==> nickel: inputs <==
Design DiscriminantCalculator, start of the top module:
module DiscriminantCalculator(
    input signed [31:0] SphereX,
    input signed [31:0] SphereY,
    input signed [31:0] SphereZ,
    input [31:0] SphereRadius,
    input signed [31:0] RayStartX,
    input signed [31:0] RayStartY,
    input signed [31:0] RayStartZ,
    input signed [31:0] RayDirX,
    input signed [31:0] RayDirY,
    input signed [31:0] RayDirZ,
    output signed [31:0] Discriminant,
    output signed [31:0] B_out,
    output QuickIntersects,
    input CLK,
    input aresetn,
    input InputValid,
    output InputReady,
    output OutputReady
    );
export LEC_CHECK = 0
export CAP_MARGIN = 20
export CORE_MARGIN = 2
export CORE_UTILIZATION = 72
export HOLD_SLACK_MARGIN = -0.09
export SETUP_SLACK_MARGIN = -0.48
export SLEW_MARGIN = 20
create_clock -name core_clock -period 7.44 [get_ports {CLK}]
run.sh (not shown) runs the stock make flow with config.mk's settings and CLKGATE_MAP_FILE=.
==> pepper (differences from nickel) <==
ABC_AREA = 1   (was unset)
CORE_ASPECT_RATIO = 0.5   (was unset)
CTS_CLUSTER_DIAMETER = 376   (was unset)
CTS_CLUSTER_SIZE = 98   (was unset)
HOLD_SLACK_MARGIN = -0.1   (was -0.09)
PLACE_DENSITY = 0.39   (was unset)
SETUP_SLACK_MARGIN = -0.2   (was -0.48)
TNS_END_PERCENT = 5   (was unset)
==> flow/constraint.sdc (replaced) <==
create_clock -name core_clock -period 6.61 [get_ports {CLK}]
set_input_delay 1.3220 -clock core_clock [delete_from_list [all_inputs] [get_ports {CLK}]]
set_output_delay 1.3220 -clock core_clock [all_outputs]
set_load 0.01 [all_outputs]
==> fjord (differences from nickel) <==
CORE_UTILIZATION = 65   (was 72)
HOLD_SLACK_MARGIN = unset   (was -0.09)
SETUP_SLACK_MARGIN = unset   (was -0.48)
==> flow/constraint.sdc (replaced) <==
create_clock -name core_clock -period 10.5 [get_ports {CLK}]
set_input_delay 2.1000 -clock core_clock [delete_from_list [all_inputs] [get_ports {CLK}]]
set_output_delay 2.1000 -clock core_clock [all_outputs]
set_load 0.01 [all_outputs]
==> reports/results.ini <==
[routing]
post-route-drc-count=0

[synthesis]
synth_cells=18271
synth.yosys.num_cells=18271
synth-compound-area-share_pct=2.41
mux_area_share_pct=0.0346
synth.cell_area_mm2=0.174

[layout]
n_fill_cell=21367
num-clock-buffers=54

[global_route]
grt_remaining_overflow=0
grt.met1_usage_pct=51.1

[worst_hold_path]
hold_start=state[0]

[cts]
total_number_of_h_tree_levels=2
tritoncts=done
clk-insertion-delay-late_ns=0.71

[run_status]
run_status=no timing/DRC/antenna violations

the above is filed under fjord

==> reports/results.ini <==
[die]
fp.dieArea_mm2=0.257

[synthesis]
seq_area_frac_synth_pct=5.59
synth_cells=21702
yosysUniqueCellTypes=56
synth.yosys.num_cells=21702
synth-compound-area-share_pct=1.87

[run_status]
flow.stopped_at=global routing
run_status=stopped before the end

[cts]
total_number_of_h_tree_levels=1

the above is filed under pepper

==> reports/results.ini <==
[synthesis]
mux_area_share_pct=0.0346

[run_status]
layout.failed_checks=setup timing
run_status=finished with violations

[sta]
fin_ws_ns=-1.90
report.final.setup_viol=91

[layout]
num-clock-buffers=54

[cts]
clk-insertion-delay-late_ns=0.75

[worst_hold_path]
hold_start=state[3]

the above is filed under nickel



==> run a <==
==> flow/design.v <==
`timescale 1ns / 1ps
module DiscriminantCalculator(
    input signed [31:0] SphereX,
    input signed [31:0] SphereY,
    input signed [31:0] SphereZ,
    input [31:0] SphereRadius,
    input signed [31:0] RayStartX,
    input signed [31:0] RayStartY,
    input signed [31:0] RayStartZ,
    input signed [31:0] RayDirX,
    input signed [31:0] RayDirY,
    input signed [31:0] RayDirZ,
    output signed [31:0] Discriminant,
    output signed [31:0] B_out,
    output QuickIntersects,
    input CLK,
    input aresetn,
    input InputValid,
    output InputReady,
    output OutputReady
    );
    parameter waiting = 2'b00;
    parameter reading = 2'b01;
    parameter process = 2'b10;
    parameter process2 = 2'b11;
    logic [1:0] nextState;
    logic [1:0] state;
    logic signed [31:0] dx;
    logic signed [31:0] dy;
    logic signed [31:0] dz;
    logic signed [31:0] discriminant;
    logic signed [31:0] A;
    logic signed [31:0] B;
    logic signed [31:0] C;
    logic signed [31:0] distX;
    logic signed [31:0] distY;
    logic signed [31:0] distZ;
    logic [31:0] sphereRadiusSquared;
    assign InputReady = (state == waiting);
    assign OutputReady = (state == process2);
    assign Discriminant = discriminant;
    assign B_out = B;
    assign QuickIntersects = (discriminant > 0);
    always_ff@(posedge CLK) begin
        if (aresetn == 1'b0) begin
            state <= waiting;
        end else begin
            state <= nextState;
        end
        if (nextState == reading) begin
            dx <= RayDirX;
            dy <= RayDirY;
            dz <= RayDirZ;
            distX <= RayStartX - SphereX;
            distY <= RayStartY - SphereY;
            distZ <= RayStartZ - SphereZ;
            sphereRadiusSquared <= SphereRadius * SphereRadius;
            A <= RayDirX * RayDirX + RayDirY * RayDirY + RayDirZ * RayDirZ;
        end else if (nextState == process) begin
            B <= (dx * distX + dy * distY + dz * distZ) << 1;
            C <= (distX * distX + distY * distY + distZ * distZ) - sphereRadiusSquared;
        end else if (nextState == process2) begin
            discriminant <= B * B - 4 * A * C;
        end         
    end
    always_comb begin
        case (state) 
        waiting:
            if (InputValid) begin
                nextState = reading;
            end else begin
                nextState = waiting;
            end            
        reading:
            nextState = process;
        process:
            nextState = process2;
        process2:
            nextState = waiting;
        endcase
    end
endmodule
==> flow/run.sh <==
#!/bin/bash
# the make line also repeats each setting of config.mk as NAME=value (left out here)
make -C /OpenROAD-flow-scripts/flow DESIGN_CONFIG=/design/flow/config.mk WORK_HOME=/design/flow/orfs CLKGATE_MAP_FILE= finish
==> flow/config.mk <==
export PLATFORM = sky130hd
export DESIGN_NAME = DiscriminantCalculator
export DESIGN_NICKNAME = DiscriminantCalculator
export VERILOG_FILES = /design/flow/design.v
export SDC_FILE = /design/flow/constraint.sdc
export NUM_CORES = 4
export LEC_CHECK = 0
export ABC_AREA = 1
export CAP_MARGIN = 5
export CORE_MARGIN = 2
export CORE_UTILIZATION = 72
export CTS_CLUSTER_DIAMETER = 201
export CTS_CLUSTER_SIZE = 76
export HOLD_SLACK_MARGIN = 0.29
export PLACE_DENSITY = 0.35
export SETUP_SLACK_MARGIN = 0.75
export SLEW_MARGIN = 20
==> flow/constraint.sdc <==
create_clock -name core_clock -period 2.77 [get_ports {CLK}]
set_input_delay 0.5540 -clock core_clock [delete_from_list [all_inputs] [get_ports {CLK}]]
set_output_delay 0.5540 -clock core_clock [all_outputs]
set_load 0.01 [all_outputs]
==> run b (differences from run a) <==
==> flow/config.mk (replaced) <==
export PLATFORM = sky130hd
export DESIGN_NAME = DiscriminantCalculator
export DESIGN_NICKNAME = DiscriminantCalculator
export VERILOG_FILES = /design/flow/design.v
export SDC_FILE = /design/flow/constraint.sdc
export NUM_CORES = 4
export LEC_CHECK = 0
export CAP_MARGIN = 35
export CORE_MARGIN = 2
export CORE_UTILIZATION = 72
export HOLD_SLACK_MARGIN = 0.3
export PLACE_DENSITY = 0.67
export SETUP_SLACK_MARGIN = -0.52
export SLEW_MARGIN = 20
==> flow/constraint.sdc (replaced) <==
create_clock -name core_clock -period 7.31 [get_ports {CLK}]
set_input_delay 1.4620 -clock core_clock [delete_from_list [all_inputs] [get_ports {CLK}]]
set_output_delay 1.4620 -clock core_clock [all_outputs]
set_load 0.01 [all_outputs]
==> run c (differences from run a) <==
==> flow/config.mk (replaced) <==
export PLATFORM = sky130hd
export DESIGN_NAME = DiscriminantCalculator
export DESIGN_NICKNAME = DiscriminantCalculator
export VERILOG_FILES = /design/flow/design.v
export SDC_FILE = /design/flow/constraint.sdc
export NUM_CORES = 4
export LEC_CHECK = 0
export ABC_AREA = 0
export CAP_MARGIN = 20
export CORE_MARGIN = 2
export CORE_UTILIZATION = 72
export HOLD_SLACK_MARGIN = -0.08
export PLACE_DENSITY = 0.67
export SETUP_SLACK_MARGIN = 1.8
export SLEW_MARGIN = 20
==> flow/constraint.sdc (replaced) <==
create_clock -name core_clock -period 11.0 [get_ports {CLK}]
set_input_delay 2.2000 -clock core_clock [delete_from_list [all_inputs] [get_ports {CLK}]]
set_output_delay 2.2000 -clock core_clock [all_outputs]
set_load 0.01 [all_outputs]
==> run d (differences from run a) <==
==> flow/config.mk (replaced) <==
export PLATFORM = sky130hd
export DESIGN_NAME = DiscriminantCalculator
export DESIGN_NICKNAME = DiscriminantCalculator
export VERILOG_FILES = /design/flow/design.v
export SDC_FILE = /design/flow/constraint.sdc
export NUM_CORES = 4
export LEC_CHECK = 0
export CAP_MARGIN = 20
export CORE_MARGIN = 2
export CORE_UTILIZATION = 56
export SLEW_MARGIN = 20
==> flow/constraint.sdc (replaced) <==
create_clock -name core_clock -period 7.57 [get_ports {CLK}]
set_input_delay 1.5140 -clock core_clock [delete_from_list [all_inputs] [get_ports {CLK}]]
set_output_delay 1.5140 -clock core_clock [all_outputs]
set_load 0.01 [all_outputs]
==> run notes <==
Purpose: to document the outcome of synthesis and place and route.

Run status
The flow ran to the end, but the layout failed its checks. The checks that failed: setup timing.

Clock network
The total clock buffers created by CTS is 47.

Synthesis
After synthesis, the chip area reported by Yosys is 173600 um2. Of the post-synthesis cell area, the dominant cell type holds 0.5033. Per the Yosys statistics, synthesis produced 18.27k cells.

Final timing
The setup violation total in the final timing report is 90. The setup slack after layout is -1.766 ns.

Global routing
The met2 track demand over resource in global routing is 0.7199.
Source of the figures above: run b

==> run notes <==
Purpose: to document the outcome of synthesis and place and route.

Synthesis
Per the Yosys statistics, synthesis produced 18.27k cells.

Clock network
CTS added clock buffers totalling 50.

Global routing
For met2 alone, demand over resource in global routing was 0.5822.

Run status
The flow ran to the end, but the layout failed its checks. Failing layout checks were recorded as setup timing.

Final timing
For this run, the final setup violation count is recorded as 78. The setup slack after layout is -1.472 ns.
Source of the figures above: run d

==> run notes <==
This note records the results obtained with Yosys and OpenROAD.

Run status
The flow did not finish. The stage where the run came to a stop is global routing. The first error in the log reads "[ERROR GRT-0232] Routing congestion too high. Check the congestion heatmap in the GUI".

Floorplanning
For this design the top-level I/O count stands at 390.

Synthesis
Of the post-synthesis cell area, the dominant cell type holds 0.4807. The yosys stat cell total is 21.70k.

Clock network
The number of clock sinks seen by CTS is 340. CTS added clock buffers totalling 16.

Global routing
The met2 track demand over resource in global routing is 0.9070.
Source of the figures above: run a

==> run notes <==
Purpose: to document the outcome of synthesis and place and route.

Synthesis
Per the Yosys statistics, synthesis produced 18.27k cells. The chip area from the yosys synthesis statistics is 173600 um2. The area share of the largest cell type after synthesis is 0.5033.

Run status
The run finished with no timing, DRC or antenna violations.

Clock network
The number of clock buffers added by TritonCTS is 43.

Final timing
The final timing report counts setup violations totalling 0.

Global routing
On met2, the global router reports a usage of 0.6306. The via count of the first global-routing pass was 133.0k.

Finish
The final layout report lists a non-clock buffer count of 1134.
Source of the figures above: run c

